## Lab4
module Lab4(CLK, RST, INSTR, PC, REG0, REG1, REG2, REG3, REG4, REG5, REG6, REG7, 
		inst_opcode, ALUopcode, ALU_result, Zero, outDMEM, ALU_A, ALU_B);
For scale: roughly 2200 cells after synthesis, ~390 flip-flops, about 23000 um2 of cells after synthesis.
Settings: LEC_CHECK=0, CAP_MARGIN=15, CELL_PAD_IN_SITES_DETAIL_PLACEMENT=2, CELL_PAD_IN_SITES_GLOBAL_PLACEMENT=2, CORE_MARGIN=2, CORE_UTILIZATION=65, CTS_CLUSTER_DIAMETER=219, GPL_TIMING_DRIVEN=0, MAX_ROUTING_LAYER=met5, PLACE_DENSITY=0.84, SETUP_SLACK_MARGIN=0.03, SLEW_MARGIN=0; clock period 11.3 ns.
run.sh (not shown) runs the stock make flow with config.mk's settings and CLKGATE_MAP_FILE=.
The first run stopped in global placement without I/O (3_1_place_gp_skip_io).
Rerun with:
==> flow/config.mk (replaced) <==
export PLATFORM = sky130hd
export DESIGN_NAME = Lab4
export DESIGN_NICKNAME = Lab4
export VERILOG_FILES = /design/flow/design.v
export SDC_FILE = /design/flow/constraint.sdc
export NUM_CORES = 4
export LEC_CHECK = 0
export CAP_MARGIN = 20
export CORE_MARGIN = 2
export CORE_UTILIZATION = 51
export PLACE_DENSITY = 0.6
export SLEW_MARGIN = 20
==> flow/constraint.sdc (replaced) <==
create_clock -name core_clock -period 7.03 [get_ports {CLK}]
set_input_delay 1.4060 -clock core_clock [delete_from_list [all_inputs] [get_ports {CLK}]]
set_output_delay 1.4060 -clock core_clock [all_outputs]
set_load 0.01 [all_outputs]
This time the run finished but failed the layout checks on negative setup slack.
Die area goes up by 27%.
Area after synthesis does not change.
Synthesized cell count does not change.

* * *

run A:
Starting RTL as in the previous note.
Settings: LEC_CHECK=0, ABC_AREA=1, CAP_MARGIN=20, CORE_ASPECT_RATIO=1.2, CORE_MARGIN=2, CORE_UTILIZATION=72, CTS_CLUSTER_DIAMETER=372, CTS_CLUSTER_SIZE=98, PLACE_DENSITY=0.38, SLEW_MARGIN=20, TNS_END_PERCENT=10; clock period 5.37 ns.
Run A got as far as clock tree synthesis, where a tool error ended the run.
### run A -> run B
- PLACE_DENSITY: 0.38 -> 0.84
- CORE_ASPECT_RATIO: 1.2 -> unset
- CTS_CLUSTER_SIZE: 98 -> unset
- TNS_END_PERCENT: 10 -> unset
- CELL_PAD_IN_SITES_GLOBAL_PLACEMENT: unset -> 2
- ABC_AREA: 1 -> unset
- CTS_CLUSTER_DIAMETER: 372 -> unset
- CORE_UTILIZATION: 72 -> 40
- the clock period (ns, I/O delays scaled along): 5.37 -> 12.0
--- outcome ---
- Run A → run B: site row count increased 26%; share of cell area taken by muxes after synthesis increased 12 points.
- Run B vs. run A: post-synth design cell area went up by about 3%; synthesized instance count went down by 582; area of the synthesized netlist per yosys stat went up by 2.9%; number of placed cells counting well taps went down by 16%.
- Diff run A -> run B | fraction of synthesized cell area in xor and xnor cells | increase of 0.39 points
- Run B went all the way through synthesis, placement and routing and the layout is clean on timing, DRC and antenna.
- Sequential fraction of the synthesis area in run B is 1.4 points below run A.
### run B -> run C
- CORE_UTILIZATION changed from 40 to 55
- TNS_END_PERCENT newly set to 5
- SETUP_SLACK_MARGIN newly set to -0.43
- CELL_PAD_IN_SITES_GLOBAL_PLACEMENT removed (was 2)
- PLACE_DENSITY removed (was 0.84)
- the clock period (ns, I/O delays scaled along) changed from 12.0 to 6.47
Findings:
- In run C the implementation ran to completion but is not tape-out ready, as the final checks report negative setup slack.
- The flow did not stop early for run B: all stages ran, and the layout cleared the timing, design-rule and antenna checks.
- Note that the post-route standard cell area excluding fillers recorded for run C amounts to 1.13 times the value seen in run B.
- Run C falls short of run B in wire length of the first global-routing pass.
- Changes observed in run C relative to run B: relative contribution of combinational cells to total power now larger; total of clock buffers placed in the layout now smaller; switching fraction of total power now smaller.
- Summary — first-iteration DRC count, run C relative to run B: higher, by 47%.
The following lists how run D was set up differently from run C:
- PLACE_DENSITY: unset -> 0.67
- CTS_CLUSTER_DIAMETER: unset -> 103
- CORE_UTILIZATION: 55 -> 58
Results
Run D ran in full, but the layout does not pass; the checks complain about negative setup slack. The biggest fanout along the worst timing path number comes out lower for run C vs run D. Run D has area of all placed cells without fillers above what run C had. Any difference in CTS clock-pin slew for the worst setup and hold paths between run D and run C is small enough to ignore. Sum of routed wire length over all layers in run D is about 2.3% above run C. Looking at uppermost signal routing layer after detailed routing, the met4 result is from run C; the met5 one comes from run D. The higher fraction of the cycle the final worst path needs came out of run C. Looking at worst hold slack, run D sits 0.029 ns higher than run C does.

* * *

Setup of v56:
Lab4 again, from the RTL that the note above started with.
==> flow/config.mk <==
export PLATFORM = sky130hd
export DESIGN_NAME = Lab4
export DESIGN_NICKNAME = Lab4
export VERILOG_FILES = /design/flow/design.v
export SDC_FILE = /design/flow/constraint.sdc
export NUM_CORES = 4
export LEC_CHECK = 0
export CAP_MARGIN = 20
export CORE_MARGIN = 2
export CORE_UTILIZATION = 68
export CTS_CLUSTER_DIAMETER = 362
export CTS_CLUSTER_SIZE = 41
export MAX_ROUTING_LAYER = met4
export PLACE_DENSITY = 0.67
export SETUP_SLACK_MARGIN = -0.35
export SLEW_MARGIN = 20
export TNS_END_PERCENT = 40
==> flow/constraint.sdc <==
create_clock -name core_clock -period 6.47 [get_ports {CLK}]
set_input_delay 1.2940 -clock core_clock [delete_from_list [all_inputs] [get_ports {CLK}]]
set_output_delay 1.2940 -clock core_clock [all_outputs]
set_load 0.01 [all_outputs]
Status: v56 FAILED at 5_1_grt (tool error)
[inputs] v15 vs v56
Settings: TNS_END_PERCENT removed (was 40); CTS_CLUSTER_SIZE removed (was 41); CORE_UTILIZATION changed from 68 to 58; PLACE_DENSITY changed from 0.67 to 0.6; CTS_CLUSTER_DIAMETER removed (was 362); MAX_ROUTING_LAYER removed (was met4); SETUP_SLACK_MARGIN removed (was -0.35); the clock period (ns, I/O delays scaled along) changed from 6.47 to 6.81.
Results
- v15 finished every stage; the final checks, however, were not passed, the failures being negative setup slack.
- v56 did not make it past 5_1_grt, where a tool error ended it.
- v15: number of buffers inserted during clock tree synthesis 29 above v56
- Between v56 and v15, the and-or/or-and share of the synthesized area figures differ only marginally.
- Looking at post-CTS setup buffer count, v15 sits about 9% above v56.
- Diff v56 -> v15 | die size | increase of 17%
- In the flow results for v56 and v15, the number of H-tree levels is larger on v15.
- Between v56 and v15, the portion of the post-synthesis area used by sequential elements figures differ only marginally.
- Largest buffer count on any clock path: v15 vs v56 identical
> inputs changed (v15 -> v34)
Settings: CORE_UTILIZATION: 58 -> 40; the clock period (ns, I/O delays scaled along): 6.81 -> 11.7.
==> results <==
v34 completed end to end with timing, DRC and antenna clean. Measured against each other, v15 and v34 differ in area occupied by multi-input gates, the lower figure coming from v34. v15 vs v34, launching instance or port of the critical path: INSTR[14] vs INSTR[4]. Net count of the finished layout is higher on v15. Looking only at internal power of the cells, and setting everything else aside, the higher value of v15 and v34 goes to v15. Row routed wire length: v34 lower / v15 higher. Total global routing track utilization ends up higher on v15. Largest incremental delay on the critical path | v34 below v15. Final worst-path cycle share: v34 lower than v15. v34 vs. v15: final cell count without fillers moved down, via count moved down, top fanout value on the critical path moved down, area growth from synthesis to layout moved down.
The following lists how v2 was set up differently from v34:
Settings: setting CELL_PAD_IN_SITES_GLOBAL_PLACEMENT to 2 for the first time; setting HOLD_SLACK_MARGIN to 0.18 for the first time; setting MAX_ROUTING_LAYER to met4 for the first time; changing PLACE_DENSITY from 0.6 to 0.84; changing the clock period (ns, I/O delays scaled along) from 11.7 to 12.0.
Findings:
From v34 to v2 the numbers moved as follows: synthesis-to-finish area growth shows a reduction of 0.19 points; relative contribution of the clock network to total power saw little to no change; post-cts repair resize count now sits at about the same level; fraction of the cycle the final worst path needs fell 0.78 points. For total non-filler cell area in the finished layout, v2 and v34 come out practically identical.
For v42, these inputs were changed with respect to v2:
Settings: an added ABC_AREA of 1; a deleted HOLD_SLACK_MARGIN that had been 0.18; an added CTS_CLUSTER_SIZE of 98; a change of CORE_UTILIZATION from 40 to 71; a change of PLACE_DENSITY from 0.84 to 0.6; a deleted MAX_ROUTING_LAYER that had been met4; a deleted CELL_PAD_IN_SITES_GLOBAL_PLACEMENT that had been 2; a change of the clock period (ns, I/O delays scaled along) from 12.0 to 9.37.
Results
Per the comparison of v42 with v2, initial core utilization increased 31 points; final wirelength fell by 9400 µm; xor and xnor fraction of the mapped netlist area went down 0.39 points.
v2 has lower first-iteration detailed-routing DRC count than v42.
The final reports for v42 and v2 show final area lower in the former.
Against v2 as the reference, v42 delivers a lower part of the power in combinational logic.
From v2 to v42, sequential cell count did not move at all.
In v42, the buffer-and-inverter tally for the worst setup path came out 2 above the value in v2.
Relative to v2, fraction of area in non-clock buffers has increased by 0.34 points in v42.
| power | v42 vs v2 | worse |
The following lists how v11 was set up differently from v42:
Settings: CTS_CLUSTER_SIZE now 53, was 98; CORE_UTILIZATION now 57, was 71; ABC_AREA no longer set, was 1; SLEW_MARGIN now 25, was 20; the clock period (ns, I/O delays scaled along) now 6.56, was 9.37.
## What came out
No crash in v11: every stage finished, but the layout fails its final checks due to negative setup slack.
Diff v42 -> v11: post-route clock period utilization grew by 15 points, count of non-filler cells in the finished layout grew by 73.
[compare] base=v42 new=v11: relative contribution of combinational cells to total power shows an increase of 15 points, detailed-route via count shows an increase of 1276, total wire length shows an increase of 20000 µm.
Register bit count reported by yosys: v42 vs v11 identical
v42 reports its slowest library cell on the worst path as sky130_fd_sc_hd__clkdlybuf4s50_1 while v11 reports sky130_fd_sc_hd__or4_4.
From v42 to v11 the numbers moved as follows: post-cts repair resize count moved up, number of antenna violations at the first check in global routing moved down, utilization after layout moved down.
Power and IR drop assume default switching activity.
